`flow/design.v`:
```
`timescale 1ns / 1ps
module axi_timer_averager_functional (
    input  logic        CLK            ,
    input  logic        RESET          ,
    input  logic        START_TIMER    ,
    input  logic        STOP_TIMER     ,
    input  logic        AVG_MSMT_ENABLE,
    input  logic [ 4:0] AVG_MSMT_LIMIT ,
    output logic [31:0] MSMT_VALUE     ,
    output logic        MSMT_VALID     ,
    output logic [63:0] AVG_MSMT_VALUE ,
    output logic [31:0] MSMT_COUNT     ,
    input  logic [ 3:0] LOAD_EN        ,
    input  logic [31:0] LOAD_DATA      ,
    input  logic [ 3:0] LOAD_STRB      
);
    function automatic logic [31:0] merge_bytes(input logic [31:0] old_value, input logic [31:0] new_value, input logic [3:0] strb);
        for (int b = 0; b < 4; b++)
            merge_bytes[b*8 +: 8] = strb[b] ? new_value[b*8 +: 8] : old_value[b*8 +: 8];
    endfunction
    logic d_start_timer;
    logic start_event  ;
    logic d_stop_timer;
    logic stop_event  ;
    localparam logic IDLE_ST = 1'b0;
    localparam logic MSMT_ST = 1'b1;
    logic [31:0] measurement_value;
    logic current_state;
    logic [31:0] avg_msmt_count;
    logic [31:0] avg_msmt_limit;
    logic [63:0] avg_msmt_value        ;
    logic [63:0] avg_msmt_value_shifted;
    logic        avg_msmt_value_valid  ;
    logic [31:0] avg_msmt_limit_rom [0:31];
    always_comb begin
        for (int i = 0; i < 32; i++)
            avg_msmt_limit_rom[i] = 32'h00000001 << i;
    end
    logic d_avg_msmt_enable;
    logic avg_msmt_event;
    always_ff @(posedge CLK) begin : MSMT_COUNT_processing  
        if (RESET)
            MSMT_COUNT <= 32'd1;
        else
            MSMT_COUNT <= avg_msmt_count + 1;
    end 
    always_comb begin 
        MSMT_VALUE = measurement_value;
    end 
    always_ff @(posedge CLK) begin 
        if (RESET)
            d_start_timer <= 1'b0;
        else
            d_start_timer <= START_TIMER ;
    end 
    always_ff @(posedge CLK) begin 
        if (RESET) begin 
            start_event <= 1'b0;
        end else if (!d_start_timer & START_TIMER) begin 
            start_event <= 1'b1;
        end else begin 
            start_event <= 1'b0;
        end 
    end 
    always_ff @(posedge CLK) begin 
        if (RESET)
            d_stop_timer <= 1'b0;
        else
            d_stop_timer <= STOP_TIMER;
    end 
    always_ff @(posedge CLK) begin 
        if (RESET) begin 
            stop_event <= 1'b0;
        end else if (!d_stop_timer & STOP_TIMER) begin 
            stop_event <= 1'b1;
        end else begin 
            stop_event <= 1'b0;
        end 
    end 
    always_ff @(posedge CLK) begin : current_state_processing 
        if (RESET) begin 
            current_state <= IDLE_ST;
        end else begin 
            case (current_state)
                IDLE_ST : 
                    if (start_event) begin 
                        current_state <= MSMT_ST;
                    end else begin 
                        current_state <= current_state;
                    end 
                MSMT_ST : 
                    if (stop_event) begin 
                        current_state <= IDLE_ST;
                    end else begin 
                        current_state <= current_state;
                    end 
                default : 
                    current_state <= current_state;
            endcase  
        end 
    end 
    always_ff @(posedge CLK) begin : measurement_value_processing 
        if (RESET) begin 
            measurement_value <= '0;
        end else if (LOAD_EN[3]) begin 
            measurement_value <= merge_bytes(measurement_value, LOAD_DATA, LOAD_STRB);
        end else begin 
            case (current_state)
                MSMT_ST : 
                    measurement_value <= measurement_value + 1;
                default : 
                    measurement_value <= '0;
            endcase  
        end 
    end 
    always_ff @(posedge CLK) begin : MSMT_VALID_processing 
        if (RESET) begin 
            MSMT_VALID <= 1'b0;
        end else begin 
            case (current_state) 
                MSMT_ST : 
                    if (stop_event) begin 
                        MSMT_VALID <= 1'b1;
                    end else begin 
                        MSMT_VALID <= 1'b0;
                    end 
                default : 
                    MSMT_VALID <= 1'b0;
            endcase  
        end 
    end 
    always_ff @(posedge CLK) begin : avg_msmt_count_processing 
        if (RESET) begin 
            avg_msmt_count <= '0;
        end else if (LOAD_EN[2]) begin 
            avg_msmt_count <= merge_bytes(avg_msmt_count, LOAD_DATA, LOAD_STRB);
        end else if ((avg_msmt_count == avg_msmt_limit) | !AVG_MSMT_ENABLE) begin 
            avg_msmt_count <= '0;
        end else begin 
            if (MSMT_VALID) begin 
                avg_msmt_count <= avg_msmt_count + 1;
            end else begin 
                avg_msmt_count <= avg_msmt_count;
            end 
        end 
    end 
    always_ff @(posedge CLK) begin : d_avg_msmt_enable_processing 
        if (RESET)
            d_avg_msmt_enable <= 1'b0;
        else
            d_avg_msmt_enable <= AVG_MSMT_ENABLE;
    end 
    always_ff @(posedge CLK) begin 
        if (RESET) begin 
            avg_msmt_event <= 1'b0;
        end else if (AVG_MSMT_ENABLE & !d_avg_msmt_enable) begin 
            avg_msmt_event <= 1'b1;
        end else begin 
            avg_msmt_event <= 1'b0;
        end 
    end 
    always_ff @(posedge CLK) begin : avg_msmt_limit_processing 
        if (RESET) begin 
            avg_msmt_limit <= '0;
        end else if (avg_msmt_event) begin 
            avg_msmt_limit <= avg_msmt_limit_rom[AVG_MSMT_LIMIT];
        end else begin 
            avg_msmt_limit <= avg_msmt_limit;
        end 
    end 
    always_ff @(posedge CLK) begin : avg_msmt_value_processing 
        if (RESET) begin 
            avg_msmt_value <= '0;
        end else if (LOAD_EN[0]) begin 
            avg_msmt_value[31:0] <= merge_bytes(avg_msmt_value[31:0], LOAD_DATA, LOAD_STRB);
        end else if (LOAD_EN[1]) begin 
            avg_msmt_value[63:32] <= merge_bytes(avg_msmt_value[63:32], LOAD_DATA, LOAD_STRB);
        end else if (avg_msmt_limit == avg_msmt_count) begin 
            avg_msmt_value <= '0;
        end else begin 
            if (AVG_MSMT_ENABLE) begin 
                if (MSMT_VALID) begin 
                        avg_msmt_value <= avg_msmt_value + measurement_value;
                end else begin 
                    avg_msmt_value <= avg_msmt_value;
                end 
            end else begin 
                avg_msmt_value <= '0;
            end 
        end 
    end 
    always_ff @(posedge CLK) begin : avg_msmt_value_shifted_processing 
        if (RESET) begin 
            avg_msmt_value_shifted <= '0;
        end else begin 
            case (AVG_MSMT_LIMIT) 
                5'h00   : avg_msmt_value_shifted <= avg_msmt_value[63:0];
                5'h01   : avg_msmt_value_shifted <= avg_msmt_value[63:1];
                5'h02   : avg_msmt_value_shifted <= avg_msmt_value[63:2];
                5'h03   : avg_msmt_value_shifted <= avg_msmt_value[63:3];
                5'h04   : avg_msmt_value_shifted <= avg_msmt_value[63:4];
                5'h05   : avg_msmt_value_shifted <= avg_msmt_value[63:5];
                5'h06   : avg_msmt_value_shifted <= avg_msmt_value[63:6];
                5'h07   : avg_msmt_value_shifted <= avg_msmt_value[63:7];
                5'h08   : avg_msmt_value_shifted <= avg_msmt_value[63:8];
                5'h09   : avg_msmt_value_shifted <= avg_msmt_value[63:9];
                5'h0a   : avg_msmt_value_shifted <= avg_msmt_value[63:10];
                5'h0b   : avg_msmt_value_shifted <= avg_msmt_value[63:11];
                5'h0c   : avg_msmt_value_shifted <= avg_msmt_value[63:12];
                5'h0d   : avg_msmt_value_shifted <= avg_msmt_value[63:13];
                5'h0e   : avg_msmt_value_shifted <= avg_msmt_value[63:14];
                5'h0f   : avg_msmt_value_shifted <= avg_msmt_value[63:15];
                5'h10   : avg_msmt_value_shifted <= avg_msmt_value[63:16];
                5'h11   : avg_msmt_value_shifted <= avg_msmt_value[63:17];
                5'h12   : avg_msmt_value_shifted <= avg_msmt_value[63:18];
                5'h13   : avg_msmt_value_shifted <= avg_msmt_value[63:19];
                5'h14   : avg_msmt_value_shifted <= avg_msmt_value[63:20];
                5'h15   : avg_msmt_value_shifted <= avg_msmt_value[63:21];
                5'h16   : avg_msmt_value_shifted <= avg_msmt_value[63:22];
                5'h17   : avg_msmt_value_shifted <= avg_msmt_value[63:23];
                5'h18   : avg_msmt_value_shifted <= avg_msmt_value[63:24];
                5'h19   : avg_msmt_value_shifted <= avg_msmt_value[63:25];
                5'h1a   : avg_msmt_value_shifted <= avg_msmt_value[63:26];
                5'h1b   : avg_msmt_value_shifted <= avg_msmt_value[63:27];
                5'h1c   : avg_msmt_value_shifted <= avg_msmt_value[63:28];
                5'h1d   : avg_msmt_value_shifted <= avg_msmt_value[63:29];
                5'h1e   : avg_msmt_value_shifted <= avg_msmt_value[63:30];
                5'h1f   : avg_msmt_value_shifted <= avg_msmt_value[63:31];
                default : avg_msmt_value_shifted <= avg_msmt_value[63:31];
            endcase  
        end 
    end 
    always_ff @(posedge CLK) begin : avg_msmt_value_valid_processing 
        if (RESET) begin 
            avg_msmt_value_valid <= 1'b0;
        end else if (avg_msmt_count == avg_msmt_limit) begin 
            avg_msmt_value_valid <= 1'b1;
        end else begin 
            avg_msmt_value_valid <= 1'b0;
        end 
    end
    always_ff @(posedge CLK) begin 
        if (RESET) begin 
            AVG_MSMT_VALUE <= '0;
        end else if (avg_msmt_value_valid) begin 
            AVG_MSMT_VALUE <= avg_msmt_value_shifted;
        end else begin 
            AVG_MSMT_VALUE <= AVG_MSMT_VALUE;
        end 
    end 
endmodule
`timescale 1 ns / 1 ps
module axi_timer_averager #(
    parameter integer DEFAULT_SAMPLES_SERIE = 2,
    parameter integer S_AXI_LITE_DATA_WIDTH = 32  ,
    parameter integer S_AXI_LITE_ADDR_WIDTH = 32
) (
    input  logic                                 CLK               ,
    input  logic                                 RESETN            ,
    input  logic [    S_AXI_LITE_ADDR_WIDTH-1:0] S_AXI_LITE_AWADDR ,
    input  logic [                          2:0] S_AXI_LITE_AWPROT ,
    input  logic                                 S_AXI_LITE_AWVALID,
    output logic                                 S_AXI_LITE_AWREADY,
    input  logic [    S_AXI_LITE_DATA_WIDTH-1:0] S_AXI_LITE_WDATA  ,
    input  logic [(S_AXI_LITE_DATA_WIDTH/8)-1:0] S_AXI_LITE_WSTRB  ,
    input  logic                                 S_AXI_LITE_WVALID ,
    output logic                                 S_AXI_LITE_WREADY ,
    output logic [                          1:0] S_AXI_LITE_BRESP  ,
    output logic                                 S_AXI_LITE_BVALID ,
    input  logic                                 S_AXI_LITE_BREADY ,
    input  logic [    S_AXI_LITE_ADDR_WIDTH-1:0] S_AXI_LITE_ARADDR ,
    input  logic [                          2:0] S_AXI_LITE_ARPROT ,
    input  logic                                 S_AXI_LITE_ARVALID,
    output logic                                 S_AXI_LITE_ARREADY,
    output logic [    S_AXI_LITE_DATA_WIDTH-1:0] S_AXI_LITE_RDATA  ,
    output logic [                          1:0] S_AXI_LITE_RRESP  ,
    output logic                                 S_AXI_LITE_RVALID ,
    input  logic                                 S_AXI_LITE_RREADY ,
    output logic [                         31:0] MSMT_VALUE        ,
    output logic                                 MSMT_VALID        ,
    input  logic                                 INTR
);
    logic [S_AXI_LITE_ADDR_WIDTH-1:0] axi_awaddr ;
    logic                             axi_awready;
    logic                             axi_wready ;
    logic [                      1:0] axi_bresp  ;
    logic                             axi_bvalid ;
    logic [S_AXI_LITE_ADDR_WIDTH-1:0] axi_araddr ;
    logic                             axi_arready;
    logic [S_AXI_LITE_DATA_WIDTH-1:0] axi_rdata  ;
    logic [                      1:0] axi_rresp  ;
    logic                             axi_rvalid ;
    localparam integer ADDR_LSB          = (S_AXI_LITE_DATA_WIDTH/32) + 1;
    localparam integer OPT_MEM_ADDR_BITS = 5                             ;
    logic                                                            slv_reg_rden                          ;
    logic                                                            slv_reg_wren                          ;
    logic [S_AXI_LITE_DATA_WIDTH-1:0]                                reg_data_out                          ;
    logic                                                            aw_en                                 ;
    logic        start_timer       ;
    logic        stop_timer        ;
    logic        avg_msmt_enable   ;
    logic [ 4:0] avg_msmt_limit    ;
    logic [31:0] msmt_count_reg    ;
    logic [63:0] avg_msmt_value_reg;
    logic [ 3:0] load_en           ;
    always_comb begin : S_AXI_LITE_processing 
        S_AXI_LITE_AWREADY = axi_awready;
        S_AXI_LITE_WREADY  = axi_wready;
        S_AXI_LITE_BRESP   = axi_bresp;
        S_AXI_LITE_BVALID  = axi_bvalid;
        S_AXI_LITE_ARREADY = axi_arready;
        S_AXI_LITE_RDATA   = axi_rdata;
        S_AXI_LITE_RRESP   = axi_rresp;
    end 
    always_ff @( posedge CLK ) begin : S_AXI_LITE_RVALID_proc
        if (~RESETN)
            S_AXI_LITE_RVALID <= 1'b0;
        else
            S_AXI_LITE_RVALID <= axi_rvalid;
    end 
    always_ff @( posedge CLK ) begin : axi_awready_proc
        if (~RESETN)
            axi_awready <= 1'b0;
        else    
            if (~axi_awready & S_AXI_LITE_AWVALID & S_AXI_LITE_WVALID & aw_en)
                axi_awready <= 1'b1;
            else 
                if (S_AXI_LITE_BREADY & axi_bvalid)
                    axi_awready <= 1'b0;
                else
                    axi_awready <= 1'b0;
    end       
    always_ff @( posedge CLK ) begin : aw_en_proc
        if (~RESETN)
            aw_en <= 1'b1;
        else
            if (~axi_awready & S_AXI_LITE_AWVALID & S_AXI_LITE_WVALID & aw_en)
                aw_en <= 1'b0;
            else 
                if (S_AXI_LITE_BREADY & axi_bvalid)
                    aw_en <= 1'b1;
    end       
    always_ff @( posedge CLK ) begin : axi_awaddr_proc
        if (~RESETN)
            axi_awaddr <= '0;
        else
            if (~axi_awready & S_AXI_LITE_AWVALID & S_AXI_LITE_WVALID & aw_en)
                axi_awaddr <= S_AXI_LITE_AWADDR;
    end       
    always_ff @( posedge CLK ) begin : axi_wready_proc
        if (~RESETN)
            axi_wready <= 1'b0;
        else    
            if (~axi_wready & S_AXI_LITE_WVALID & S_AXI_LITE_AWVALID & aw_en )
                axi_wready <= 1'b1;
            else
                axi_wready <= 1'b0;
    end       
    always_comb begin : slv_reg_wren_processing  
        slv_reg_wren = axi_wready & S_AXI_LITE_WVALID & axi_awready & S_AXI_LITE_AWVALID;
    end
    always_ff @( posedge CLK ) begin : axi_bvalid_proc
        if (~RESETN)
            axi_bvalid  <= 1'b0;
        else
            if (axi_awready & S_AXI_LITE_AWVALID & ~axi_bvalid & axi_wready & S_AXI_LITE_WVALID)
                axi_bvalid <= 1'b1;
            else
                if (S_AXI_LITE_BREADY & axi_bvalid)
                    axi_bvalid <= 1'b0; 
    end   
    always_ff @( posedge CLK ) begin : axi_bresp_proc
        if (~RESETN)
            axi_bresp   <= 2'b0;
        else
            if (axi_awready & S_AXI_LITE_AWVALID & ~axi_bvalid & axi_wready & S_AXI_LITE_WVALID)
                axi_bresp  <= 2'b0;  
    end   
    always_ff @( posedge CLK ) begin : axi_arready_proc
        if (~RESETN)
            axi_arready <= 1'b0;
        else    
            if (~axi_arready & S_AXI_LITE_ARVALID)
                axi_arready <= 1'b1;
            else
                axi_arready <= 1'b0;
    end       
    always_ff @( posedge CLK ) begin : axi_araddr_proc
        if (~RESETN)
            axi_araddr  <= 32'b0;
        else    
            if (~axi_arready & S_AXI_LITE_ARVALID)
                axi_araddr  <= S_AXI_LITE_ARADDR;
    end       
    always_ff @( posedge CLK ) begin : axi_rvalid_proc
        if (~RESETN)
            axi_rvalid <= 1'b0;
        else
            if (axi_arready & S_AXI_LITE_ARVALID & ~axi_rvalid)
                axi_rvalid <= 1'b1;
            else 
                if (axi_rvalid & S_AXI_LITE_RREADY)
                    axi_rvalid <= 1'b0;
    end    
    always_ff @( posedge CLK ) begin : axi_rresp_proc
        if (~RESETN)
            axi_rresp  <= '0;
        else
            if (axi_arready & S_AXI_LITE_ARVALID & ~axi_rvalid)
                axi_rresp  <= 2'b0;  
    end    
    always_ff @(posedge CLK) begin : slv_reg_rden_proc
        if (~RESETN)
            slv_reg_rden <= 1'b0;
        else
            slv_reg_rden <= axi_arready & S_AXI_LITE_ARVALID & ~axi_rvalid;
    end 
    always_ff @(posedge CLK) begin
        if (~RESETN)
            reg_data_out <= '0;
        else
        case ( axi_araddr[ADDR_LSB+OPT_MEM_ADDR_BITS:ADDR_LSB] )
            8'h00   : reg_data_out <= {31'b0, stop_timer};
            8'h01   : reg_data_out <= {16'b0, 3'b0, avg_msmt_limit, 7'b0, avg_msmt_enable};
            8'h02   : reg_data_out <= avg_msmt_value_reg[31:0];
            8'h03   : reg_data_out <= avg_msmt_value_reg[63:32];
            8'h04   : reg_data_out <= msmt_count_reg[31:0];
            default : reg_data_out <= '0;
        endcase
    end
    always_ff @(posedge CLK) begin
        if (~RESETN)
            axi_rdata <= '0;
        else if (slv_reg_rden)
            axi_rdata <= reg_data_out;      
    end    
    always_ff @(posedge CLK) begin : stop_timer_processing 
        if (~RESETN) begin 
            stop_timer <= 1'b0;
        end else begin 
            if (slv_reg_wren) begin 
                if (axi_awaddr[ADDR_LSB + OPT_MEM_ADDR_BITS : ADDR_LSB] == 0) begin 
                    if (S_AXI_LITE_WSTRB[0]) begin 
                        stop_timer <= S_AXI_LITE_WDATA[0];
                    end else begin 
                        stop_timer <= 1'b0;
                    end 
                end else begin 
                    stop_timer <= 1'b0;
                end 
            end else begin 
                stop_timer <= 1'b0;
            end 
        end 
    end 
    always_ff @(posedge CLK) begin : avg_msmt_enable_processing 
        if (~RESETN) begin 
            avg_msmt_enable <= 1'b0;
        end else begin 
            if (slv_reg_wren) begin 
                if (axi_awaddr[ADDR_LSB + OPT_MEM_ADDR_BITS : ADDR_LSB] == 1) begin 
                    if (S_AXI_LITE_WSTRB[0]) begin 
                        avg_msmt_enable <= S_AXI_LITE_WDATA[0];
                    end else begin 
                        avg_msmt_enable <= avg_msmt_enable;
                    end 
                end else begin 
                    avg_msmt_enable <= avg_msmt_enable;
                end 
            end else begin 
                avg_msmt_enable <= avg_msmt_enable;
            end 
        end 
    end 
    always_ff @(posedge CLK) begin : avg_msmt_limit_processing 
        if (~RESETN) begin 
            avg_msmt_limit <= DEFAULT_SAMPLES_SERIE;
        end else begin 
            if (slv_reg_wren) begin 
                if (axi_awaddr[ADDR_LSB + OPT_MEM_ADDR_BITS : ADDR_LSB] == 1) begin 
                    if (S_AXI_LITE_WSTRB[1]) begin 
                        avg_msmt_limit <= S_AXI_LITE_WDATA[12:8];
                    end else begin 
                        avg_msmt_limit <= avg_msmt_limit;
                    end 
                end else begin 
                    avg_msmt_limit <= avg_msmt_limit;
                end 
            end else begin 
                avg_msmt_limit <= avg_msmt_limit;
            end 
        end 
    end 
    always_ff @(posedge CLK) begin : start_timer_processing 
        if (~RESETN)
            start_timer <= 1'b0;
        else
            start_timer <= INTR;
    end 
    always_comb begin : load_en_processing 
        load_en[0] = slv_reg_wren & (axi_awaddr[ADDR_LSB + OPT_MEM_ADDR_BITS : ADDR_LSB] == 2);
        load_en[1] = slv_reg_wren & (axi_awaddr[ADDR_LSB + OPT_MEM_ADDR_BITS : ADDR_LSB] == 3);
        load_en[2] = slv_reg_wren & (axi_awaddr[ADDR_LSB + OPT_MEM_ADDR_BITS : ADDR_LSB] == 4);
        load_en[3] = slv_reg_wren & (axi_awaddr[ADDR_LSB + OPT_MEM_ADDR_BITS : ADDR_LSB] == 5);
    end
    axi_timer_averager_functional axi_timer_averager_functional_inst (
        .CLK            (CLK               ),
        .RESET          (~RESETN           ),
        .START_TIMER    (start_timer       ),
        .STOP_TIMER     (stop_timer        ),
        .AVG_MSMT_ENABLE(avg_msmt_enable   ),
        .AVG_MSMT_LIMIT (avg_msmt_limit    ),
        .MSMT_VALUE     (MSMT_VALUE        ),
        .MSMT_VALID     (MSMT_VALID        ),
        .AVG_MSMT_VALUE (avg_msmt_value_reg),
        .MSMT_COUNT     (msmt_count_reg    ),
        .LOAD_EN        (load_en           ),
        .LOAD_DATA      (S_AXI_LITE_WDATA  ),
        .LOAD_STRB      (S_AXI_LITE_WSTRB  )
    );
endmodule
```
`flow/run.sh`:
```
#!/bin/bash
# the make line also repeats each setting of config.mk as NAME=value (left out here)
make -C /OpenROAD-flow-scripts/flow DESIGN_CONFIG=/design/flow/config.mk WORK_HOME=/design/flow/orfs CLKGATE_MAP_FILE= finish
```
`flow/constraint.sdc`:
```
create_clock -name core_clock -period 2.19 [get_ports {CLK}]
set_input_delay 0.4380 -clock core_clock [delete_from_list [all_inputs] [get_ports {CLK}]]
set_output_delay 0.4380 -clock core_clock [all_outputs]
set_load 0.01 [all_outputs]
```
`flow/config.mk`:
```
export PLATFORM = sky130hd
export DESIGN_NAME = axi_timer_averager
export DESIGN_NICKNAME = axi_timer_averager
export VERILOG_FILES = /design/flow/design.v
export SDC_FILE = /design/flow/constraint.sdc
export NUM_CORES = 4
export LEC_CHECK = 0
export CAP_MARGIN = 20
export CELL_PAD_IN_SITES_DETAIL_PLACEMENT = 0
export CELL_PAD_IN_SITES_GLOBAL_PLACEMENT = 0
export CORE_MARGIN = 6
export CORE_UTILIZATION = 72
export CTS_CLUSTER_DIAMETER = 256
export GPL_ROUTABILITY_DRIVEN = 1
export GPL_TIMING_DRIVEN = 1
export MAX_ROUTING_LAYER = met4
export PLACE_DENSITY_LB_ADDON = 0.27
export SETUP_SLACK_MARGIN = 0.64
export SLEW_MARGIN = 20
export TNS_END_PERCENT = 5
```
==> results of run 1 <==
==> metrics by stage <==
stage / setup slack [ns] / setup TNS, ns / instance area (um2) / util [%] / total power, mW
after global placement: -0.732 / -60.82 / 35500 / 91.6 / 8.55
after detailed placement: -0.997 / -103.39 / 35500 / 91.6 / 8.58
after floorplan: -0.830 / -19.42 / 28500 / - / 8.19
==> ci_impl_report.md, run 1 <==
## Implementation flow summary

| Metric | Value |
|---|---|
| #FFs+latches synth | `roughly 420` |
| Dominant Register Cell | `dfxtp_1` |
| Cell Area, Synth | `~28,000 um2` |
| YS chip area | `between 20,000 and 30,000 um2` |
| Synth top area share | `roughly 30%` |
| Main logic family after synthesis | `AND-OR/OR-AND gates` |
| Stop Error | `[ERROR DPL-0038] Utilization greater than 100%, impossible to legalize` |
| Share of synthesized registers carrying an async set or reset | `0%` |
| Fail Step | `clock tree synthesis (4_1_cts)` |
| Total number of placement rows | `~72` |
| Post-Synth Adder-Cell Area | `about 1.6%` |
| Top cells, area | `dfxtp_1 30%, a221oi_1 7.0%, a22oi_1 6.8%, a22o_1 6.5%, mux2i_1 5.7%` |
| Mux share | `5.75%` |
| Dpl cells | `4,493` |
| Core box area | `~39,000 um2` |
| Yosys cell count | `3,579` |
| Distinct lib cells | `approximately 94` |
| Number of port buffers | `125` |
| FP Util | `approximately 73%` |
| Die W | `between 200 and 250 um` |
| Post-synthesis area per instance | `between 7 and 8 um2` |
| Commonest cells post-synth | `425 x nor2_1, 421 x dfxtp_1, 393 x clkbuf_1, 257 x a22oi_1, 226 x a221oi_1` |
| Synthesis Warnings | `3` |
| Count of library flops with an enable pin | `0` |
| Die area | `around 44,000 um2` |
| And+or+nand+nor area frac | `around 18%` |
| Top-count cell post-synth | `nor2_1` |
| Yosys aoi share | `about a third` |
| Vertical die size | `roughly 210 um` |
| Sequential area share after synthesis | `between 20% and 30%` |
| Status | `aborted with a tool error` |
| Num ports | `188` |
| Dpl hpwl | `~100,000 um` |
| Post-synthesis xor/xnor area fraction | `~2.8%` |
| Cell type with the largest total area | `dfxtp_1` |
| Post-Synthesis Cells | `3,579` |
| Final Wtd Congestion | `roughly 1.2` |
==> inputs of run 2 (changes only) <==
- ABC_AREA: default -> 1
- CAP_MARGIN: 20 -> 40
- CELL_PAD_IN_SITES_DETAIL_PLACEMENT: 0 -> 1
- CELL_PAD_IN_SITES_GLOBAL_PLACEMENT: 0 -> 3
- CORE_UTILIZATION: 72 -> 20
- CTS_CLUSTER_DIAMETER: 256 -> 373
- GPL_ROUTABILITY_DRIVEN: 1 -> 0
- HOLD_SLACK_MARGIN: default -> -0.05
- MAX_ROUTING_LAYER: met4 -> met5
- SETUP_SLACK_MARGIN: 0.64 -> 0.87
- SLEW_MARGIN: 20 -> 35
- TNS_END_PERCENT: 5 -> 40
- clock period: 2.19 -> 5.44 ns (I/O delays scaled with it)
==> ci_impl_report.md, run 2 <==
## Synthesis and layout report

| Metric | Value |
|---|---|
| Post-Synthesis Cells | `5,365 (was 3,579)` |
| Total CTS buffers | `52` |
| Yosys cell count | `5,365 (was 3,579)` |
| Drt wl/cell | `between 30 and 40 um` |
| Cell type with the largest total area | `dfxtp_1 (unchanged)` |
| Worst Hold End | `axi_timer_averager_functional_inst.stop_event` |
| Dpl hpwl | `158,000 um (was 105,000 um)` |
| Max Clk Rate | `245 MHz` |
| Distinct lib cells | `51 (was 94)` |
| RSZ-0062 raised after global routing | `false` |
| Clock Skews | `around 0.047 ns` |
| Final nets | `between 5,000 and 6,000` |
| Post-synthesis area per instance | `5.88 um2 (was 7.94 um2)` |
| MaxCap Viol Count | `0` |
| Num ports | `188 (unchanged)` |
| Area grow syn2layout | `17.6%` |
| Setup_tns | `0 ns` |
| Internal | `around 5.5 mW` |
| Core box area | `156,000 um2 (was 38,700 um2)` |
| Worst min path class | `reg2reg` |
| Critical Path Start | `avg_msmt_limit[4]` |
| GR peak layer | `met2` |
| Via count | `40,100` |
| Worst VDD drop | `approximately 0.26 mV` |
| FP Util | `20.2% (was 73.4%)` |
| Vias in the first global route | `~40,000` |
| Initial antenna violation count | `16` |
| Reg2reg start | `avg_msmt_limit[4]` |
| Top cells, area | `dfxtp_1 27%, nand2_1 15%, o22ai_1 12%, nor2_1 11%, inv_1 6.5% (was dfxtp_1 30%, a221oi_1 7.0%, a22oi_1 6.8%, a22o_1 6.5%, mux2i_1 5.7%)` |
| CTS tree | `yes` |
| Vertical die size | `409 um (was 211 um)` |
| # setup viols final | `0` |
| Reg2Reg Depth | `10` |
| Synthesis Warnings | `3 (unchanged)` |
| Number of port buffers | `125 (unchanged)` |
| Met1 Use GR | `34.4%` |
| Post-CTS Repair Setup Buffers | `0` |
| P_sw | `1.85 mW` |
| Dominant Register Cell | `dfxtp_1 (unchanged)` |
| Slowest library cell on the worst path | `clkinv_1` |
| Slew HR | `about 37%` |
| Die W | `409 um (was 211 um)` |
| Worst path depth | `10` |
| Worst path cell trace | `buf_4 -> inv_2 -> nand3_2 -> clkinv_1 -> nand2_1 -> nand4_1 -> nor2_1 -> nand2_1 -> o21bai_1 -> inv_1` |
| Main logic family after synthesis | `simple AND/OR/NAND/NOR gates (was AND-OR/OR-AND gates)` |
| P_seq | `roughly 3.2 mW` |
| Total number of placement rows | `145 (was 72)` |
| Crit path largest cell delay | `between 0.9 and 1 ns` |
| Post_cts resized | `0` |
| Worst setup path category | `reg2reg` |
| And+or+nand+nor area frac | `34.2% (was 18.4%)` |
| Gr ovfl total | `0` |
| Largest net degree at the start of global routing | `about 120` |
| Clock buffer depth | `3` |
| Clk sinks | `around 420` |
| Cycle use final | `approximately three quarters` |
| Flop pwr share | `between 40% and 50%` |
| Tool Warnings | `87` |
| Final WL | `roughly 230,000 um` |
| Status | `complete, no violations (was aborted with a tool error)` |
| Final hold slack | `approximately 0.38 ns` |
| Worst Setup Start Kind | `flip-flop` |
| Share of synthesized registers carrying an async set or reset | `0% (unchanged)` |
| Post-Synth Adder-Cell Area | `1.41% (was 1.57%)` |
| Remaining DRCs | `0` |
| Slew @ Worst Pin | `~0.95 ns` |
| PwrDens | `197 nW/um2` |
| Worst path bufs/invs | `4` |
| 1st-iter DRT viols | `4,095` |
| Arrival time worst endpoint | `roughly 4.6 ns` |
| Post-synthesis xor/xnor area fraction | `2.11% (was 2.80%)` |
| HP Start | `axi_timer_averager_functional_inst.d_stop_timer` |
| Htree depth | `2` |
| Final Util | `between 20% and 30%` |
| Crit. End Element | `flip-flop` |
| Commonest cells post-synth | `1,234 x nand2_1, 885 x nor2_1, 625 x o22ai_1, 546 x inv_1, 421 x dfxtp_1 (was 425 x nor2_1, 421 x dfxtp_1, 393 x clkbuf_1, 257 x a22oi_1, 226 x a221oi_1)` |
| Most frequent CP cell | `nand2_1` |
| 1st-pass router iterations | `6` |
| Die area | `167,000 um2 (was 44,400 um2)` |
| Sw frac | `25.3%` |
| Synth top area share | `26.7% (was 29.7%)` |
| Cell Area, Synth | `31,500 um2 (was 28,400 um2)` |
| Internal reg-to-reg setup slack | `approximately 1.4 ns` |
| Top pwr grp | `the clock network` |
| Period minus WS final | `~4 ns` |
| Clk pwr share | `between 50% and 60%` |
| First-pass GRT wire length | `316,000 um` |
| Final Slew Violations | `0` |
| Crit path DRT | `5.96 ns` |
| ANT nets after route | `0` |
| Top-count cell post-synth | `nand2_1 (was nor2_1)` |
| Crit path max fanout | `21` |
| Yosys aoi share | `23.0% (was 34.6%)` |
| Count of library flops with an enable pin | `0 (unchanged)` |
| Combinational group share of total power | `between 5 and 6%` |
| Comb power | `approximately 400 uW` |
| Clk. pwr | `roughly 3.8 mW` |
| YS chip area | `31,500 um2 (was 28,400 um2)` |
| CP top delay family | `buffers and inverters` |
| Sequential area share after synthesis | `26.7% (was 29.7%)` |
| Hold path depth | `1` |
| Root Buffer | `clkbuf_16` |
| Final hold violations | `0` |
| Met3 Use GR | `between 4 and 5%` |
| #FFs+latches synth | `421 (unchanged)` |
| Insertion Delay late pin | `0.66 ns` |
| Clock transition at path regs | `about 0.060 ns` |
| Vias per Instance | `5.41` |
| Met2 Track Usage GR | `between 40% and 50%` |
| Lkg Pwr | `approximately 15 nW` |
| Mux share | `0% (was 5.75%)` |
| Gr usage total | `25.7%` |
| Post-cts hold-fix buffer tally | `0` |
[run 2: per-layer routing]
| layer | vias up | share of wire (%) | wire [um] |
|---|---|---|---|
| met1 | 19800 | 44 | 99200 |
| met5 | - | 0.014 | 31 |
| li1 | 17800 | - | - |
| met2 | 1963 | 44 | 98700 |
| met4 | 4 | 4.7 | 10700 |
| met3 | 551 | 7.5 | 16900 |
[run 2: area by class of cell]
| class | instances | area [um2] |
|---|---|---|
| Clock buffer | 72 | 1500 |
| Clock inverter | 25 | 348 |
| Fill cell | 19800 | 119000 |
| Inverter | 589 | 2220 |
| Tap cell | 2058 | 2570 |
| Multi-Input combinational cell | 3941 | 19300 |
| Sequential cell | 421 | 8430 |
| Timing Repair Buffer | 291 | 2710 |
| Antenna cell | 4 | 10.0 |
[run 2: per-stage QoR]
| stage | cell area (um2) | total power [mW] | setup WS [ns] | cells |
|---|---|---|---|---|
| 3_5_place_dp | 35200 | 3.62 | 1.46 | 7299 |
| 6_report | 37100 | 7.32 | 1.36 | 7401 |
| 3_3_place_gp | 34900 | 3.61 | 1.51 | 7284 |
| 2_1_floorplan | 31600 | 3.41 | 2.95 | 5368 |
| 5_1_grt | 37100 | 7.56 | 1.46 | 7397 |
| 4_1_cts | 37000 | 7.41 | 1.69 | 7396 |
==> inputs of run 3 (changes only) <==
- ABC_AREA: 1 -> default
- CAP_MARGIN: 40 -> 20
- CELL_PAD_IN_SITES_DETAIL_PLACEMENT: 1 -> 0
- CELL_PAD_IN_SITES_GLOBAL_PLACEMENT: 3 -> 2
- CORE_MARGIN: 6 -> 2
- CORE_UTILIZATION: 20 -> 60
- CTS_CLUSTER_DIAMETER: 373 -> default
- GPL_ROUTABILITY_DRIVEN: 0 -> 1
- HOLD_SLACK_MARGIN: -0.05 -> default
- MAX_ROUTING_LAYER: met5 -> default
- MIN_ROUTING_LAYER: default -> met2
- PLACE_DENSITY: default -> 0.47
- PLACE_DENSITY_LB_ADDON: 0.27 -> default
- SETUP_SLACK_MARGIN: 0.87 -> default
- SLEW_MARGIN: 35 -> 20
- TNS_END_PERCENT: 40 -> 45
- clock period: 5.44 -> 6.59 ns (I/O delays scaled with it)
==> ci_impl_report.md, run 3 <==
## Implementation flow summary

| Metric | Value |
|---|---|
| Status | `aborted with a tool error (was complete, no violations)` |
| Fail Step | `global placement without I/O (3_1_place_gp_skip_io)` |
| Stop Error | `[ERROR GPL-0301] Utilization 114.802 % exceeds 100%.` |
| FP Util | `60.9% (was 20.2%)` |
| Cell Area, Synth | `28,400 um2 (was 31,500 um2)` |
| Post-Synth Adder-Cell Area | `1.57% (was 1.41%)` |
| Top cells, area | `dfxtp_1 30%, a221oi_1 7.0%, a22oi_1 6.8%, a22o_1 6.5%, mux2i_1 5.7% (was dfxtp_1 27%, nand2_1 15%, o22ai_1 12%, nor2_1 11%, inv_1 6.5%)` |
| And+or+nand+nor area frac | `18.4% (was 34.2%)` |
| Count of library flops with an enable pin | `0 (unchanged)` |
| Total number of placement rows | `79 (was 145)` |
| #FFs+latches synth | `421 (unchanged)` |
| Synthesis Warnings | `3 (unchanged)` |
| Post-synthesis area per instance | `7.94 um2 (was 5.88 um2)` |
| Yosys cell count | `3,579 (was 5,365)` |
| Die area | `49,100 um2 (was 167,000 um2)` |
| Vertical die size | `222 um (was 409 um)` |
| Share of synthesized registers carrying an async set or reset | `0% (unchanged)` |
| Post-synthesis xor/xnor area fraction | `2.80% (was 2.11%)` |
| Die W | `222 um (was 409 um)` |
| Commonest cells post-synth | `425 x nor2_1, 421 x dfxtp_1, 393 x clkbuf_1, 257 x a22oi_1, 226 x a221oi_1 (was 1,234 x nand2_1, 885 x nor2_1, 625 x o22ai_1, 546 x inv_1, 421 x dfxtp_1)` |
| Yosys aoi share | `34.6% (was 23.0%)` |
| Distinct lib cells | `94 (was 51)` |
| Top-count cell post-synth | `nor2_1 (was nand2_1)` |
| Post-Synthesis Cells | `3,579 (was 5,365)` |
| Mux share | `5.75% (was 0%)` |
| Synth top area share | `29.7% (was 26.7%)` |
| Core box area | `46,700 um2 (was 156,000 um2)` |
| YS chip area | `28,400 um2 (was 31,500 um2)` |
| Main logic family after synthesis | `AND-OR/OR-AND gates (was simple AND/OR/NAND/NOR gates)` |
| Sequential area share after synthesis | `29.7% (was 26.7%)` |
| Cell type with the largest total area | `dfxtp_1 (unchanged)` |
| Dominant Register Cell | `dfxtp_1 (unchanged)` |
==> inputs of run 4 (changes only) <==
- ABC_AREA: default -> 0
- CAP_MARGIN: 20 -> 25
- CELL_PAD_IN_SITES_DETAIL_PLACEMENT: 0 -> 1
- CORE_UTILIZATION: 60 -> 53
- GPL_TIMING_DRIVEN: 1 -> default
- PLACE_DENSITY: 0.47 -> default
- SETUP_SLACK_MARGIN: default -> 0.18
- TNS_END_PERCENT: 45 -> 75
- clock period: 6.59 -> 7.87 ns (I/O delays scaled with it)
==> ci_impl_report.md, run 4 <==
## Implementation flow summary

| Metric | Value |
|---|---|
| Status | `aborted with a tool error (unchanged)` |
| Fail Step | `global placement without I/O (3_1_place_gp_skip_io) (unchanged)` |
| Stop Error | `[ERROR GPL-0301] Utilization 101.520 % exceeds 100%. (was [ERROR GPL-0301] Utilization 114.802 % exceeds 100%.)` |
| #FFs+latches synth | `421 (unchanged)` |
| Yosys aoi share | `34.6% (unchanged)` |
| Cell type with the largest total area | `dfxtp_1 (unchanged)` |
| Top-count cell post-synth | `nor2_1 (unchanged)` |
| Cell Area, Synth | `28,400 um2 (unchanged)` |
| Vertical die size | `236 um (was 222 um)` |
| Mux share | `5.75% (unchanged)` |
| Post-synthesis xor/xnor area fraction | `2.80% (unchanged)` |
| Top cells, area | `dfxtp_1 30%, a221oi_1 7.0%, a22oi_1 6.8%, a22o_1 6.5%, mux2i_1 5.7% (unchanged)` |
| Synthesis Warnings | `3 (unchanged)` |
| Die area | `55,500 um2 (was 49,100 um2)` |
| FP Util | `53.9% (was 60.9%)` |
| Yosys cell count | `3,579 (unchanged)` |
| Share of synthesized registers carrying an async set or reset | `0% (unchanged)` |
| Total number of placement rows | `84 (was 79)` |
| Die W | `236 um (was 222 um)` |
| Post-Synthesis Cells | `3,579 (unchanged)` |
| Count of library flops with an enable pin | `0 (unchanged)` |
| Commonest cells post-synth | `425 x nor2_1, 421 x dfxtp_1, 393 x clkbuf_1, 257 x a22oi_1, 226 x a221oi_1 (unchanged)` |
| Distinct lib cells | `94 (unchanged)` |
| Core box area | `52,800 um2 (was 46,700 um2)` |
| Post-Synth Adder-Cell Area | `1.57% (unchanged)` |
| Main logic family after synthesis | `AND-OR/OR-AND gates (unchanged)` |
| YS chip area | `28,400 um2 (unchanged)` |
| Sequential area share after synthesis | `29.7% (unchanged)` |
| And+or+nand+nor area frac | `18.4% (unchanged)` |
| Post-synthesis area per instance | `7.94 um2 (unchanged)` |
| Dominant Register Cell | `dfxtp_1 (unchanged)` |
| Synth top area share | `29.7% (unchanged)` |
==> inputs of run 5 (changes only) <==
- ABC_AREA: 0 -> default
- CAP_MARGIN: 25 -> 20
- CELL_PAD_IN_SITES_DETAIL_PLACEMENT: 1 -> 0
- CORE_UTILIZATION: 53 -> 52
- CTS_CLUSTER_DIAMETER: default -> 396
- CTS_CLUSTER_SIZE: default -> 99
- MIN_ROUTING_LAYER: met2 -> default
- PLACE_DENSITY_LB_ADDON: default -> 0.18
- SETUP_SLACK_MARGIN: 0.18 -> default
- TNS_END_PERCENT: 75 -> default
- clock period: 7.87 -> 5.49 ns (I/O delays scaled with it)
==> ci_impl_report.md, run 5 <==
## Implementation flow summary

| Metric | Value |
|---|---|
| Top cells, area | `dfxtp_1 30%, a221oi_1 7.0%, a22oi_1 6.8%, a22o_1 6.5%, mux2i_1 5.7% (unchanged)` |
| Die W | `238 um (was 236 um)` |
| Vertical die size | `238 um (was 236 um)` |
| #FFs+latches synth | `421 (unchanged)` |
| Cell Area, Synth | `28,400 um2 (unchanged)` |
| Fail Step | `global placement without I/O (3_1_place_gp_skip_io) (unchanged)` |
| Sequential area share after synthesis | `29.7% (unchanged)` |
| Cell type with the largest total area | `dfxtp_1 (unchanged)` |
| Count of library flops with an enable pin | `0 (unchanged)` |
| Top-count cell post-synth | `nor2_1 (unchanged)` |
| Core box area | `53,900 um2 (was 52,800 um2)` |
| Post-Synth Adder-Cell Area | `1.57% (unchanged)` |
| Mux share | `5.75% (unchanged)` |
| Yosys aoi share | `34.6% (unchanged)` |
| And+or+nand+nor area frac | `18.4% (unchanged)` |
| Yosys cell count | `3,579 (unchanged)` |
| Total number of placement rows | `85 (was 84)` |
| Stop Error | `[ERROR FLW-0024] Place density exceeds 1.0 (current PLACE_DENSITY_LB_ADDON =  0.18). Please check if the value of  PLACE_DENSITY_LB_ADDON is between 0 and 0.99. (was [ERROR GPL-0301] Utilization 101.520 % exceeds 100%.)` |
| Post-synthesis xor/xnor area fraction | `2.80% (unchanged)` |
| Post-Synthesis Cells | `3,579 (unchanged)` |
| Synth top area share | `29.7% (unchanged)` |
| YS chip area | `28,400 um2 (unchanged)` |
| Main logic family after synthesis | `AND-OR/OR-AND gates (unchanged)` |
| FP Util | `52.7% (was 53.9%)` |
| Synthesis Warnings | `3 (unchanged)` |
| Dominant Register Cell | `dfxtp_1 (unchanged)` |
| Share of synthesized registers carrying an async set or reset | `0% (unchanged)` |
| Post-synthesis area per instance | `7.94 um2 (unchanged)` |
| Distinct lib cells | `94 (unchanged)` |
| Die area | `56,500 um2 (was 55,500 um2)` |
| Status | `aborted with a tool error (unchanged)` |
| Commonest cells post-synth | `425 x nor2_1, 421 x dfxtp_1, 393 x clkbuf_1, 257 x a22oi_1, 226 x a221oi_1 (unchanged)` |
==> inputs of run 6 (changes only) <==
- CELL_PAD_IN_SITES_DETAIL_PLACEMENT: 0 -> 1
- CORE_UTILIZATION: 52 -> 18
- CTS_CLUSTER_DIAMETER: 396 -> default
- CTS_CLUSTER_SIZE: 99 -> default
- PLACE_DENSITY_LB_ADDON: 0.18 -> default
- clock period: 5.49 -> 4.58 ns (I/O delays scaled with it)
==> ci_impl_report.md, run 6 <==
## Synthesis and layout report

| Metric | Value |
|---|---|
| Worst path cell trace | `ha_1 -> inv_1 -> fa_1 -> and2b_1 -> o31a_1 -> o31ai_2 -> a221o_1 -> a211oi_4 -> o21ai_2 -> or3_1 -> a32o_1` |
| CTS tree | `yes` |
| Slowest library cell on the worst path | `a211oi_4` |
| # setup viols final | `0` |
| P_seq | `roughly 3.7 mW` |
| PwrDens | `around 240 nW/um2` |
| Reg2Reg Depth | `11` |
| Vias in the first global route | `between 30,000 and 40,000` |
| Area grow syn2layout | `19.9%` |
| Yosys aoi share | `34.6% (unchanged)` |
| Clk. pwr | `slightly above 4 mW` |
| Dpl ws | `0.753 ns` |
| MaxCap Viol Count | `0` |
| Main logic family after synthesis | `AND-OR/OR-AND gates (unchanged)` |
| Clk sinks | `~420` |
| Remaining DRCs | `0` |
| Fill count | `around 18,000` |
| Via count | `around 33,000` |
| Area post-placement | `between 30,000 and 40,000 um2` |
| Number of port buffers | `roughly 130` |
| Top-count cell post-synth | `nor2_1 (unchanged)` |
| ANT nets after route | `0` |
| Die area | `161,000 um2 (was 56,500 um2)` |
| YS chip area | `28,400 um2 (unchanged)` |
| Worst Hold End | `axi_timer_averager_functional_inst.stop_event` |
| Arrival time worst endpoint | `4.45 ns` |
| Fin area | `around 34,000 um2` |
| Combinational group share of total power | `between 4 and 5%` |
| Post-Synthesis Cells | `3,579 (unchanged)` |
| Vias per Instance | `a little under 6` |
| Dpl hpwl | `106,000 um` |
| Htree depth | `2` |
| Worst path bufs/invs | `1` |
| Top cells, area | `dfxtp_1 30%, a221oi_1 7.0%, a22oi_1 6.8%, a22o_1 6.5%, mux2i_1 5.7% (unchanged)` |
| Fin worst setup slack | `0.663 ns` |
| Slew @ Worst Pin | `between 1 and 1.5 ns` |
| Sw frac | `24.9%` |
| Crit path max fanout | `8` |
| Cycle use final | `around 86%` |
| Commonest cells post-synth | `425 x nor2_1, 421 x dfxtp_1, 393 x clkbuf_1, 257 x a22oi_1, 226 x a221oi_1 (unchanged)` |
| Post-Synth Adder-Cell Area | `1.57% (unchanged)` |
| Count of library flops with an enable pin | `0 (unchanged)` |
| Sequential Area | `about 8400 um2` |
| Drt wl/cell | `around 30 um` |
| Cell Area, Synth | `28,400 um2 (unchanged)` |
| Dominant Register Cell | `dfxtp_1 (unchanged)` |
| Crit. End Element | `flip-flop` |
| Status | `complete, no violations (was aborted with a tool error)` |
| Mux share | `5.75% (unchanged)` |
| Final Wtd Congestion | `0.833` |
| Crit path DRT | `~5 ns` |
| Gr usage total | `19.7%` |
| Share of synthesized registers carrying an async set or reset | `0% (unchanged)` |
| 1st-pass router iterations | `10` |
| Final Slew Violations | `0` |
| Yosys cell count | `3,579 (unchanged)` |
| Post_cts resized | `0` |
| Total number of placement rows | `145 (was 85)` |
| Worst path depth | `11` |
| Top pwr grp | `the clock network` |
| Die W | `401 um (was 238 um)` |
| RSZ-0062 raised after global routing | `false` |
| Clock transition at path regs | `around 0.06 ns` |
| Period minus WS final | `a little under 4 ns` |
| #FFs+latches synth | `421 (unchanged)` |
| Final nets | `around 3,600` |
| FP Util | `18.1% (was 52.7%)` |
| Internal reg-to-reg setup slack | `around 0.66 ns` |
| Internal | `6.13 mW` |
| Total CTS buffers | `47` |
| Tool Warnings | `a little under 90` |
| Distinct lib cells | `94 (unchanged)` |
| Post-synthesis area per instance | `7.94 um2 (unchanged)` |
| Root Buffer | `clkbuf_16` |
| Worst setup path category | `reg2reg` |
| Insertion Delay late pin | `about 0.65 ns` |
| Post-CTS Repair Setup Buffers | `0` |
| Clock buffer depth | `3` |
| Final WL | `around 170,000 um` |
| Setup_tns | `0 ns` |
| Gate Area | `18,200 um2` |
| Hold path depth | `1` |
| Worst min path class | `reg2reg` |
| Final Util | `21.8%` |
| Max Clk Rate | `roughly 260 MHz` |
| Crit path largest cell delay | `0.64 ns` |
| Clk pwr share | `between 50% and 60%` |
| Cell type with the largest total area | `dfxtp_1 (unchanged)` |
| Final hold slack | `between 0.3 and 0.4 ns` |
| Lkg Pwr | `~11 nW` |
| P_sw | `approximately 2.0 mW` |
| Final hold violations | `0` |
| Post-synthesis xor/xnor area fraction | `2.80% (unchanged)` |
| 1st-iter DRT viols | `between 4,000 and 5,000` |
| HP Start | `axi_timer_averager_functional_inst.d_stop_timer` |
| Post-cts hold-fix buffer tally | `0` |
| Synth top area share | `29.7% (unchanged)` |
| Worst Setup Start Kind | `flip-flop` |
| Largest net degree at the start of global routing | `127` |
| Flop pwr share | `between 40 and 50%` |
| Synthesis Warnings | `3 (unchanged)` |
| Num ports | `188` |
| And+or+nand+nor area frac | `18.4% (unchanged)` |
| Worst VDD drop | `roughly 0.29 mV` |
| Comb power | `about 330 uW` |
| Sequential area share after synthesis | `29.7% (unchanged)` |
| Gr ovfl total | `0` |
| Vertical die size | `401 um (was 238 um)` |
| First-pass GRT wire length | `roughly 240,000 um` |
| Slew HR | `between 20 and 25%` |
| CP top delay family | `AND-OR/OR-AND gates` |
| Core box area | `157,000 um2 (was 53,900 um2)` |
| Initial antenna violation count | `18` |
| Clock Skews | `slightly above 0.06 ns` |
## run 6: cell type report
cell class	instances	share of cell area, %
clock inverter	17	0.768
tap	2058	7.56
antenna	2	0.0147
clock buffer	70	4.09
timing repair buffer	338	8.96
inverter	29	0.342
sequential	421	24.8
multi-input combinational	2638	53.5
## run 6: metrics by stage
step | total power [mW] | cells
2_1_floorplan | 3.92 | 3582
3_3_place_gp | 4.11 | 5483
3_5_place_dp | 4.11 | 5483
4_1_cts | 8.25 | 5570
5_1_grt | 8.42 | 5571
6_report | 8.16 | 5573
## run 6: routing by layer
metal	track usage [%]	routed length, um
met4	6.71	5470
met5	0	0
met2	29.7	71700
met3	4.84	16800
met1	27.2	73700
==> inputs of run 7 (changes only) <==
- CORE_MARGIN: 2 -> 6
- CORE_UTILIZATION: 18 -> 16
- CTS_CLUSTER_DIAMETER: default -> 256
- GPL_TIMING_DRIVEN: default -> 1
- MAX_ROUTING_LAYER: default -> met5
- PLACE_DENSITY_LB_ADDON: default -> 0.27
- SETUP_SLACK_MARGIN: default -> 0.87
- TNS_END_PERCENT: default -> 5
- clock period: 4.58 -> 5.44 ns (I/O delays scaled with it)
==> ci_impl_report.md, run 7 <==
## Synthesis and layout report

| Metric | Value |
|---|---|
| Status | `complete, no violations (unchanged)` |
| Count of library flops with an enable pin | `0 (unchanged)` |
| Total number of placement rows | `154 (was 145)` |
| Cell type with the largest total area | `dfxtp_1 (unchanged)` |
| Worst path cell trace | `ha_1 -> inv_1 -> fa_1 -> and2b_1 -> o31a_1 -> o31ai_2 -> a221o_1 -> a211oi_4 -> o21ai_2 -> or3_1 -> a32o_1 (unchanged)` |
| Final Slew Violations | `0 (unchanged)` |
| Total CTS buffers | `51 (was 47)` |
| ANT nets after route | `0 (unchanged)` |
| Yosys aoi share | `34.6% (unchanged)` |
| Comb power | `298 uW (was 334 uW)` |
| Drt wl/cell | `31.5 um (was 30.1 um)` |
| Cell Area, Synth | `28,400 um2 (unchanged)` |
| HP Start | `axi_timer_averager_functional_inst.d_stop_timer (unchanged)` |
| PwrDens | `206 nW/um2 (was 240 nW/um2)` |
| 1st-pass router iterations | `8 (was 10)` |
| Clock buffer depth | `3 (unchanged)` |
| Internal | `5.31 mW (was 6.13 mW)` |
| Top-count cell post-synth | `nor2_1 (unchanged)` |
| Remaining DRCs | `0 (unchanged)` |
| Largest net degree at the start of global routing | `108 (was 127)` |
| Final Wtd Congestion | `0.812 (was 0.833)` |
| Clk sinks | `421 (unchanged)` |
| Post-Synthesis Cells | `3,579 (unchanged)` |
| Crit path max fanout | `8 (unchanged)` |
| Slowest library cell on the worst path | `a211oi_4 (unchanged)` |
| Vertical die size | `433 um (was 401 um)` |
| P_seq | `3.11 mW (was 3.70 mW)` |
| Dpl hpwl | `116,000 um (was 106,000 um)` |
| MaxCap Viol Count | `0 (unchanged)` |
| Final WL | `184,000 um (was 168,000 um)` |
| Flop pwr share | `43.9% (was 45.3%)` |
| Slew @ Worst Pin | `1.26 ns (was 1.17 ns)` |
| Setup_tns | `0 ns (unchanged)` |
| Max Clk Rate | `239 MHz (was 255 MHz)` |
| Final nets | `3,604 (was 3,624)` |
| Main logic family after synthesis | `AND-OR/OR-AND gates (unchanged)` |
| Post_cts resized | `0 (unchanged)` |
| Tool Warnings | `89 (was 87)` |
| Clk pwr share | `51.9% (was 50.6%)` |
| Post-synthesis xor/xnor area fraction | `2.80% (unchanged)` |
| # setup viols final | `0 (unchanged)` |
| Num ports | `188 (unchanged)` |
| Period minus WS final | `4.18 ns (was 3.92 ns)` |
| And+or+nand+nor area frac | `18.4% (unchanged)` |
| Post-Synth Adder-Cell Area | `1.57% (unchanged)` |
| Reg2Reg Depth | `11 (unchanged)` |
| Dominant Register Cell | `dfxtp_1 (unchanged)` |
| Worst VDD drop | `0.209 mV (was 0.285 mV)` |
| Worst min path class | `reg2reg (unchanged)` |
| YS chip area | `28,400 um2 (unchanged)` |
| Hold path depth | `1 (unchanged)` |
| Htree depth | `2 (unchanged)` |
| Root Buffer | `clkbuf_16 (unchanged)` |
| Combinational group share of total power | `4.2% (was 4.1%)` |
| Vias in the first global route | `33,100 (was 32,700)` |
| Internal reg-to-reg setup slack | `1.26 ns (was 0.66 ns)` |
| Sw frac | `25.1% (was 24.9%)` |
| Insertion Delay late pin | `0.67 ns (was 0.65 ns)` |
| Worst Setup Start Kind | `flip-flop (unchanged)` |
| Crit path DRT | `5.95 ns (was 5.12 ns)` |
| Clock Skews | `0.0649 ns (was 0.0618 ns)` |
| Lkg Pwr | `11.4 nW (was 11.5 nW)` |
| Core box area | `176,000 um2 (was 157,000 um2)` |
| Worst setup path category | `reg2reg (unchanged)` |
| Post-CTS Repair Setup Buffers | `0 (unchanged)` |
| CTS tree | `yes (unchanged)` |
| Vias per Instance | `5.60 (was 5.88)` |
| Gr ovfl total | `0 (unchanged)` |
| P_sw | `1.77 mW (was 2.03 mW)` |
| CP top delay family | `AND-OR/OR-AND gates (unchanged)` |
| Post-cts hold-fix buffer tally | `0 (unchanged)` |
| Top pwr grp | `the clock network (unchanged)` |
| RSZ-0062 raised after global routing | `false (unchanged)` |
| Via count | `32,700 (was 32,800)` |
| Worst path depth | `11 (unchanged)` |
| First-pass GRT wire length | `260,000 um (was 241,000 um)` |
| Slew HR | `15.8% (was 21.7%)` |
| Clock transition at path regs | `0.06 ns (about the same)` |
| Yosys cell count | `3,579 (unchanged)` |
| Number of port buffers | `125 (unchanged)` |
| Distinct lib cells | `94 (unchanged)` |
| Gr usage total | `18.6% (was 19.7%)` |
| Synth top area share | `29.7% (unchanged)` |
| Mux share | `5.75% (unchanged)` |
| Final hold violations | `0 (unchanged)` |
| Power after layout | `7.08 mW (was 8.16 mW)` |
| Arrival time worst endpoint | `4.69 ns (was 4.45 ns)` |
| Share of synthesized registers carrying an async set or reset | `0% (unchanged)` |
| Synthesis Warnings | `3 (unchanged)` |
| Top cells, area | `dfxtp_1 30%, a221oi_1 7.0%, a22oi_1 6.8%, a22o_1 6.5%, mux2i_1 5.7% (unchanged)` |
| Cycle use final | `76.8% (was 85.5%)` |
| FP Util | `16.1% (was 18.1%)` |
| Area grow syn2layout | `20.9% (was 19.9%)` |
| Initial antenna violation count | `24 (was 18)` |
| Clk. pwr | `3.68 mW (was 4.12 mW)` |
| Die area | `188,000 um2 (was 161,000 um2)` |
| Die W | `433 um (was 401 um)` |
| Crit. End Element | `flip-flop (unchanged)` |
| #FFs+latches synth | `421 (unchanged)` |
| Worst path bufs/invs | `1 (unchanged)` |
| Sequential area share after synthesis | `29.7% (unchanged)` |
| Commonest cells post-synth | `425 x nor2_1, 421 x dfxtp_1, 393 x clkbuf_1, 257 x a22oi_1, 226 x a221oi_1 (unchanged)` |
| Crit path largest cell delay | `0.70 ns (was 0.64 ns)` |
| Worst Hold End | `axi_timer_averager_functional_inst.stop_event (unchanged)` |
| Post-synthesis area per instance | `7.94 um2 (unchanged)` |
| 1st-iter DRT viols | `4,210 (was 4,456)` |
run 7: through the flow:
stage	util (%)	setup slack, ns	std cells	area, um2	hold WS, ns
6_report	19.5	1.26	5844	34300	0.381
3_5_place_dp	18.5	1.09	5742	32500	0.372
4_1_cts	19.5	1.31	5835	34300	0.385
5_1_grt	19.5	1.07	5835	34300	0.400
3_3_place_gp	18.5	1.11	5742	32500	0.369
2_1_floorplan	-	2.25	3582	28400	0.367
run 7: area by class of cell:
type	count	area [um2]
flip-flops and latches	421	8440
diodes	9	22.5
well taps	2340	2930
multi-input cells	2638	18200
repair buffers	314	2830
clock inverters	18	274
inverters	29	116
fillers	20700	142000
clock buffers	75	1510
run 7: metal layers:
layer | up-vias | global-route usage, % | part of all wire, %
met5 | - | 0 | 0
met4 | 0 | 5.76 | 3.0
met3 | 409 | 3.95 | 9.1
met2 | 1875 | 29.1 | 44
met1 | 16700 | 25.5 | 44
li1 | 13700 | - | -
==> inputs of run 8 (changes only) <==
- CELL_PAD_IN_SITES_DETAIL_PLACEMENT: 1 -> 0
- CORE_MARGIN: 6 -> 2
- CORE_UTILIZATION: 16 -> 44
- CTS_CLUSTER_DIAMETER: 256 -> default
- GPL_TIMING_DRIVEN: 1 -> default
- MAX_ROUTING_LAYER: met5 -> default
- PLACE_DENSITY_LB_ADDON: 0.27 -> default
- SETUP_SLACK_MARGIN: 0.87 -> default
- TNS_END_PERCENT: 5 -> default
- clock period: 5.44 -> 3.73 ns (I/O delays scaled with it)
==> ci_impl_report.md, run 8 <==
## Synthesis and layout report

| Metric | Value |
|---|---|
| Reg2Reg Depth | `8 (was 11)` |
| Lkg Pwr | `11.5 nW (was 11.4 nW)` |
| Final Slew Violations | `0 (unchanged)` |
| Post-cts hold-fix buffer tally | `0 (unchanged)` |
| # setup viols final | `0 (unchanged)` |
| Synthesis Warnings | `3 (unchanged)` |
| Post-CTS Repair Setup Buffers | `0 (unchanged)` |
| Slowest library cell on the worst path | `nor2_4 (was a211oi_4)` |
| Final Wtd Congestion | `0.933 (was 0.812)` |
| Tool Warnings | `86 (was 89)` |
| Clock buffer depth | `3 (unchanged)` |
| Worst VDD drop | `0.336 mV (was 0.209 mV)` |
| Worst Setup Start Kind | `flip-flop (unchanged)` |
| Period minus WS final | `3.53 ns (was 4.18 ns)` |
| Clock Skews | `0.0588 ns (was 0.0649 ns)` |
| Combinational group share of total power | `4.1% (was 4.2%)` |
| Hold path depth | `1 (unchanged)` |
| Crit path largest cell delay | `0.78 ns (was 0.70 ns)` |
| Sw frac | `23.3% (was 25.1%)` |
| Worst min path class | `reg2reg (unchanged)` |
| CTS tree | `yes (unchanged)` |
| Dpl cells | `4,295 (was 5,742)` |
| Slew @ Worst Pin | `1.28 ns (was 1.26 ns)` |
| Clk pwr share | `50.2% (was 51.9%)` |
| Post_cts resized | `0 (unchanged)` |
| Post-synthesis area per instance | `7.94 um2 (unchanged)` |
| MaxCap Viol Count | `0 (unchanged)` |
| Synth top area share | `29.7% (unchanged)` |
| Clk. pwr | `4.98 mW (was 3.68 mW)` |
| P_sw | `2.32 mW (was 1.77 mW)` |
| Count of library flops with an enable pin | `0 (unchanged)` |
| And+or+nand+nor area frac | `18.4% (unchanged)` |
| Yosys cell count | `3,579 (unchanged)` |
| Max Clk Rate | `283 MHz (was 239 MHz)` |
| Dominant Register Cell | `dfxtp_1 (unchanged)` |
| HP Start | `axi_timer_averager_functional_inst.d_start_timer (was axi_timer_averager_functional_inst.d_stop_timer)` |
| Flop pwr share | `45.7% (was 43.9%)` |
| Distinct lib cells | `94 (unchanged)` |
| Final hold violations | `0 (unchanged)` |
| Remaining DRCs | `0 (unchanged)` |
| Final hold slack | `0.383 ns (was 0.381 ns)` |
| Die area | `66,600 um2 (was 188,000 um2)` |
| Comb power | `405 uW (was 298 uW)` |
| Area grow syn2layout | `15.3% (was 20.9%)` |
| Reg2reg start | `avg_msmt_limit[4]` |
| First-pass GRT wire length | `218,000 um (was 260,000 um)` |
| Worst path cell trace | `or3b_2 -> nor2_4 -> buf_4 -> a22o_1 -> a221oi_1 -> nand4_1 -> nor3_1 -> a211oi_1 (was ha_1 -> inv_1 -> fa_1 -> and2b_1 -> o31a_1 -> o31ai_2 -> a221o_1 -> a211oi_4 -> o21ai_2 -> or3_1 -> a32o_1)` |
| Top cells, area | `dfxtp_1 30%, a221oi_1 7.0%, a22oi_1 6.8%, a22o_1 6.5%, mux2i_1 5.7% (unchanged)` |
| P_seq | `4.54 mW (was 3.11 mW)` |
| Vias in the first global route | `32,400 (was 33,100)` |
| Vias per Instance | `7.62 (was 5.60)` |
| Clock transition at path regs | `0.06 ns (about the same)` |
| #FFs+latches synth | `421 (unchanged)` |
| Worst path depth | `8 (was 11)` |
| Insertion Delay late pin | `0.63 ns (was 0.67 ns)` |
| Commonest cells post-synth | `425 x nor2_1, 421 x dfxtp_1, 393 x clkbuf_1, 257 x a22oi_1, 226 x a221oi_1 (unchanged)` |
| Final nets | `3,638 (was 3,604)` |
| Crit path DRT | `4.17 ns (was 5.95 ns)` |
| Die W | `258 um (was 433 um)` |
| Share of synthesized registers carrying an async set or reset | `0% (unchanged)` |
| Clk sinks | `421 (unchanged)` |
| Drt wl/cell | `34.2 um (was 31.5 um)` |
| Status | `complete, no violations (unchanged)` |
| Num ports | `188 (unchanged)` |
| RSZ-0062 raised after global routing | `false (unchanged)` |
| 1st-pass router iterations | `12 (was 8)` |
| Critical Path Start | `avg_msmt_limit[4]` |
| ANT nets after route | `0 (unchanged)` |
| PwrDens | `303 nW/um2 (was 206 nW/um2)` |
| Total CTS buffers | `47 (was 51)` |
| Top pwr grp | `the clock network (unchanged)` |
| Area post-placement | `31,100 um2 (was 32,500 um2)` |
| CP top delay family | `simple AND/OR/NAND/NOR gates (was AND-OR/OR-AND gates)` |
| Sequential area share after synthesis | `29.7% (unchanged)` |
| Htree depth | `2 (unchanged)` |
| Post-Synthesis Cells | `3,579 (unchanged)` |
| Crit. End Element | `flip-flop (unchanged)` |
| Arrival time worst endpoint | `3.97 ns (was 4.69 ns)` |
| Cell Area, Synth | `28,400 um2 (unchanged)` |
| Total number of placement rows | `93 (was 154)` |
| Initial antenna violation count | `14 (was 24)` |
| Setup_tns | `0 ns (unchanged)` |
| Slew HR | `14.7% (was 15.8%)` |
| Gr ovfl total | `0 (unchanged)` |
| Fin area | `32,800 um2 (was 34,300 um2)` |
| Post-Synth Adder-Cell Area | `1.57% (unchanged)` |
| Number of port buffers | `125 (unchanged)` |
| Main logic family after synthesis | `AND-OR/OR-AND gates (unchanged)` |
| Via count | `33,400 (was 32,700)` |
| Gr usage total | `43.0% (was 18.6%)` |
| Root Buffer | `clkbuf_16 (unchanged)` |
| Power after layout | `9.93 mW (was 7.08 mW)` |
| Cell type with the largest total area | `dfxtp_1 (unchanged)` |
| Top-count cell post-synth | `nor2_1 (unchanged)` |
| Mux share | `5.75% (unchanged)` |
| Dpl hpwl | `91,000 um (was 116,000 um)` |
| FP Util | `44.3% (was 16.1%)` |
| YS chip area | `28,400 um2 (unchanged)` |
| Post-synthesis xor/xnor area fraction | `2.80% (unchanged)` |
| Vertical die size | `258 um (was 433 um)` |
| Worst path bufs/invs | `1 (unchanged)` |
| 1st-iter DRT viols | `6,252 (was 4,210)` |
| Internal reg-to-reg setup slack | `0.20 ns (was 1.26 ns)` |
| Core box area | `64,100 um2 (was 176,000 um2)` |
| Worst Hold End | `axi_timer_averager_functional_inst.start_event (was axi_timer_averager_functional_inst.stop_event)` |
| Cycle use final | `94.7% (was 76.8%)` |
| Worst setup path category | `reg2reg (unchanged)` |
| Non-Filler Instances | `4,385 (was 5,844)` |
| Crit path max fanout | `16 (was 8)` |
| Largest net degree at the start of global routing | `90 (was 108)` |
| Final WL | `150,000 um (was 184,000 um)` |
| Yosys aoi share | `34.6% (unchanged)` |
| Internal | `7.61 mW (was 5.31 mW)` |
## run 8: stage by stage
step	utilization, %	setup slack, ns
after floorplan	-	0.542
after global placement	48.5	0.421
after detailed placement	48.5	0.355
after CTS	51.1	0.326
after global routing	51.1	0.114
final	51.1	0.197
## run 8: per-layer routing
metal / track usage [%] / up-vias / part of all wire [%]
met4: 23.4 / 14 / 6.8
met2: 63.8 / 2853 / 41
met5: 0.214 / - / 0.061
met1: 53.5 / 15800 / 38
met3: 16.5 / 973 / 14
li1: - / 13700 / -
## run 8: layout make-up
| type | count | area (um2) |
|---|---|---|
| fill | 6089 | 31400 |
| multi-input combinational | 2638 | 18200 |
| sequential | 421 | 8440 |
| timing repair buffer | 352 | 3250 |
| clock buffer | 73 | 1420 |
| tap | 855 | 1070 |
| clock inverter | 12 | 238 |
| inverter | 29 | 116 |
| antenna | 5 | 12.5 |
Power is estimated from default activity; no workload was simulated.
